==> inputs of v33 <==
==> flow/design.v <==
module mul_A (CLK, RESETn, a, b, y);
	parameter bw = 32;
	input [bw-1:0] a, b;
	input CLK;
	input RESETn;
	output [2*bw-1:0] y;
	reg [bw-1:0] a_pipe [bw-1:0];
	reg [bw-1:0] b_pipe [bw-1:0];
	reg [2*bw-1:0] partials [bw-1:0];
	genvar i, j;
	for(i=0; i<bw; i=i+1) begin : gen1
		always@(posedge CLK) begin
			if(!RESETn) begin
				a_pipe[i] <= 0;
				b_pipe[i] <= 0;
				partials[i] <= 0;
			end
			else begin
				if(i==0) begin
					a_pipe[i] <= a;
					b_pipe[i] <= b;
					partials[i] <=(a_pipe[i][i] ? b_pipe[i] << i : 0);
				end
				else begin
					a_pipe[i] <= a_pipe[i-1];
					b_pipe[i] <= b_pipe[i-1];
					partials[i] <=(a_pipe[i][i] ? b_pipe[i] << i : 0) + partials[i-1];
				end				
			end
		end
	end
	assign y = partials[bw-1];
endmodule
==> flow/run.sh <==
#!/bin/bash
# the make line also repeats each setting of config.mk as NAME=value (left out here)
make -C /OpenROAD-flow-scripts/flow DESIGN_CONFIG=/design/flow/config.mk WORK_HOME=/design/flow/orfs CLKGATE_MAP_FILE= finish
==> flow/config.mk <==
export PLATFORM = sky130hd
export DESIGN_NAME = mul_A
export DESIGN_NICKNAME = mul_A
export VERILOG_FILES = /design/flow/design.v
export SDC_FILE = /design/flow/constraint.sdc
export NUM_CORES = 4
export LEC_CHECK = 0
export ABC_AREA = 0
export CAP_MARGIN = 20
export CELL_PAD_IN_SITES_DETAIL_PLACEMENT = 0
export CELL_PAD_IN_SITES_GLOBAL_PLACEMENT = 0
export CORE_ASPECT_RATIO = 0.79
export CORE_MARGIN = 2
export CORE_UTILIZATION = 70
export CTS_CLUSTER_DIAMETER = 85
export GPL_TIMING_DRIVEN = 1
export MAX_ROUTING_LAYER = met5
export SETUP_SLACK_MARGIN = -0.05
export SLEW_MARGIN = 20
export TNS_END_PERCENT = 100
==> flow/constraint.sdc <==
create_clock -name core_clock -period 3.05 [get_ports {CLK}]
set_input_delay 0.6100 -clock core_clock [delete_from_list [all_inputs] [get_ports {CLK}]]
set_output_delay 0.6100 -clock core_clock [all_outputs]
set_load 0.01 [all_outputs]
==> inputs of v30, as changes to v33 <==
==> flow/config.mk (replaced) <==
export PLATFORM = sky130hd
export DESIGN_NAME = mul_A
export DESIGN_NICKNAME = mul_A
export VERILOG_FILES = /design/flow/design.v
export SDC_FILE = /design/flow/constraint.sdc
export NUM_CORES = 4
export LEC_CHECK = 0
export CAP_MARGIN = 20
export CORE_MARGIN = 2
export CORE_UTILIZATION = 72
export CTS_CLUSTER_SIZE = 31
export SETUP_SLACK_MARGIN = 0.97
export SLEW_MARGIN = 20
==> flow/constraint.sdc (replaced) <==
create_clock -name core_clock -period 3.64 [get_ports {CLK}]
set_input_delay 0.7280 -clock core_clock [delete_from_list [all_inputs] [get_ports {CLK}]]
set_output_delay 0.7280 -clock core_clock [all_outputs]
set_load 0.01 [all_outputs]
==> inputs of v39, as changes to v33 <==
==> flow/config.mk (replaced) <==
export PLATFORM = sky130hd
export DESIGN_NAME = mul_A
export DESIGN_NICKNAME = mul_A
export VERILOG_FILES = /design/flow/design.v
export SDC_FILE = /design/flow/constraint.sdc
export NUM_CORES = 4
export LEC_CHECK = 0
export ABC_AREA = 1
export CAP_MARGIN = 20
export CORE_MARGIN = 2
export CORE_UTILIZATION = 72
export SLEW_MARGIN = 20
==> flow/constraint.sdc (replaced) <==
create_clock -name core_clock -period 1.45 [get_ports {CLK}]
set_input_delay 0.2900 -clock core_clock [delete_from_list [all_inputs] [get_ports {CLK}]]
set_output_delay 0.2900 -clock core_clock [all_outputs]
set_load 0.01 [all_outputs]
==> inputs of v5, as changes to v33 <==
==> flow/config.mk (replaced) <==
export PLATFORM = sky130hd
export DESIGN_NAME = mul_A
export DESIGN_NICKNAME = mul_A
export VERILOG_FILES = /design/flow/design.v
export SDC_FILE = /design/flow/constraint.sdc
export NUM_CORES = 4
export LEC_CHECK = 0
export CAP_MARGIN = 20
export CELL_PAD_IN_SITES_GLOBAL_PLACEMENT = 2
export CORE_MARGIN = 2
export CORE_UTILIZATION = 40
export MIN_ROUTING_LAYER = met2
export SLEW_MARGIN = 30
==> flow/constraint.sdc (replaced) <==
create_clock -name core_clock -period 5.0 [get_ports {CLK}]
set_input_delay 1.0000 -clock core_clock [delete_from_list [all_inputs] [get_ports {CLK}]]
set_output_delay 1.0000 -clock core_clock [all_outputs]
set_load 0.01 [all_outputs]
==> results.cfg <==
; flow metrics
[final_layout]
comb_area_frac = 0.4575

[min_path]
min_from = a_pipe[27][29]$_SDFF_PN0_

[status]
status = no timing/DRC/antenna violations

[power_and_ir_drop]
p_leak_uw = 0.06909

[timing]
min_period_ns = 4.172

[synthesis]
top_cell_area_share = 0.4599
-- figures above: v5

==> results.cfg <==
; implementation run metrics
[status]
stop_stage = global routing (5_1_grt)
status = stopped before the end

[synthesis]
top_cell_area_share = 0.4599
top_cells_by_area = dfxtp_1, and2_1, ha_1
ys_top_logic_family = simple AND/OR/NAND/NOR gates

[cts]
clk_path_buf_depth = 4
clockRootBuffer = clkbuf_16
-- figures above: v30

==> results.cfg <==
; flow metrics
[status]
status = complete, but fails checks
so_faults = negative setup slack

[final_layout]
comb_area_frac = 0.4650
layout.nonclk_buf_frac = 0.05650

[timing]
setup_viol = 32
min_period_ns = 3.234
setup_slack_ns = -0.1836

[synthesis]
synth-adder-area-share = 0.09640

[power_and_ir_drop]
p_leak_uw = 0.07308
-- figures above: v33

==> results.cfg <==
; implementation run metrics
[status]
stop_error = [ERROR DPL-0033] detailed placement checks failed during check placement.
status = stopped before the end
stop_stage = clock tree synthesis (4_1_cts)

[floorplan]
die_w_um = 484.8

[synthesis]
top_cell_area_share = 0.3733

[placement]
dp_slack_ns = -0.7027
-- figures above: v39


========
==> 01-23: inputs <==
Starts from the design.v that is shown in full above.
clock: 3.55 ns
lec_check: 0
cap_margin: 20
core_margin: 2
core_utilization: 72
cts_cluster_diameter: 97
cts_cluster_size: 33
setup_slack_margin: 1.02
slew_margin: 20
run.sh (not shown) runs the stock make flow with config.mk's settings and CLKGATE_MAP_FILE=.
==> 06-27: changes against 01-23 <==
--- a/flow/config.mk
+++ b/flow/config.mk
@@ -9,6 +9,5 @@
 export CORE_MARGIN = 2
 export CORE_UTILIZATION = 72
-export CTS_CLUSTER_DIAMETER = 97
-export CTS_CLUSTER_SIZE = 33
-export SETUP_SLACK_MARGIN = 1.02
+export PLACE_DENSITY = 0.95
+export SETUP_SLACK_MARGIN = 0.21
 export SLEW_MARGIN = 20
==> flow/constraint.sdc (replaced) <==
create_clock -name core_clock -period 3.64 [get_ports {CLK}]
set_input_delay 0.7280 -clock core_clock [delete_from_list [all_inputs] [get_ports {CLK}]]
set_output_delay 0.7280 -clock core_clock [all_outputs]
set_load 0.01 [all_outputs]
==> 02-16: changes against 01-23 <==
--- a/flow/config.mk
+++ b/flow/config.mk
@@ -8,7 +8,4 @@
 export CAP_MARGIN = 20
 export CORE_MARGIN = 2
-export CORE_UTILIZATION = 72
-export CTS_CLUSTER_DIAMETER = 97
-export CTS_CLUSTER_SIZE = 33
-export SETUP_SLACK_MARGIN = 1.02
+export CORE_UTILIZATION = 20
 export SLEW_MARGIN = 20
==> flow/constraint.sdc (replaced) <==
create_clock -name core_clock -period 4.2 [get_ports {CLK}]
set_input_delay 0.8400 -clock core_clock [delete_from_list [all_inputs] [get_ports {CLK}]]
set_output_delay 0.8400 -clock core_clock [all_outputs]
set_load 0.01 [all_outputs]
==> notes <==
02-16 passed the timing, design-rule and antenna checks. 06-27 finished but failed the layout checks on negative setup slack. 01-23 never finished: it broke off in global routing, error ODB-0269. In synthesized cell count, 02-16 and 06-27 do not differ. In 06-27 the design area is smaller than in 02-16, by 4.8%. Wire length: 02-16 is lower than 06-27 (10%). Between 02-16 and 06-27, the lower clock power is in 02-16 (gap about 10%, measured against 06-27). Register-to-register slack: 06-27 is lower than 02-16 (0.40 ns). In 02-16 the combinational power is lower than in 06-27, by about 11%. Non-clock buffer count: 06-27 is higher than 02-16 (42). Count of clock-buffer cells in the layout: 02-16 is higher than 06-27 (12). Between 06-27 and 02-16, the lower worst setup slack is in 06-27 (gap 0.40 ns). Between 06-27 and 02-16, the lower power is in 02-16 (gap 13%, measured against 02-16). Of 06-27 and 02-16, 06-27 has the higher sequential share of layout area (gap 2.0 points).
==> figures <==
	01-23	02-16	06-27
Critical Path Sink Type	-	flip-flop	flip-flop
Final non-filler cell total	-	23490	17080
Height of the chip	437.1 microns	825.8 microns	437.1 microns
Maximum clock path buffer count	3	4	4
Count of instances resized after the clock tree is built	1863	0	27
Power dissipated in sequential cells	-	29.6 mW	34.2 mW
Cell Pwr Density	-	378.0 nW/um^2	450.1 nW/um^2
Total cell area at the placement stage	140700 sq um	146600 sq um	138700 sq um
Detailed route wirelength on metal2	-	131100 microns	160400 microns
Cell type taking the most area	-	multi-input combinational cells	multi-input combinational cells
Least setup slack across all paths after layout	-	0.2846 ns	-0.1177 ns
Outcome	stopped before the end	no timing/DRC/antenna violations	complete, but fails checks
Failing step	global routing	-	-
Layout check failures	-	-	negative setup slack
Routed wire length	-	298000 microns	331100 microns
Fraction of power spent switching nets	-	20.66%	20.81%
Reported clock group power	-	29.2 mW	32.5 mW
Final weighted congestion in routability-driven placement	0.9481	0.8460	0.9365
Final core utilization	-	23.44%	80.71%
CTS tree	-	built	built
Start point of the critical path	-	a_pipe[26][26]	a_pipe[24][24]
DRC violation count after routing	-	0	0
Worst hold path stage count	-	1	2
Max rail drop VDD	-	0.2921 mV	0.6112 mV
Number of clock-tree buffers in the layout	-	442	430
No activity file was given, so power comes from the tool's default toggle rates.
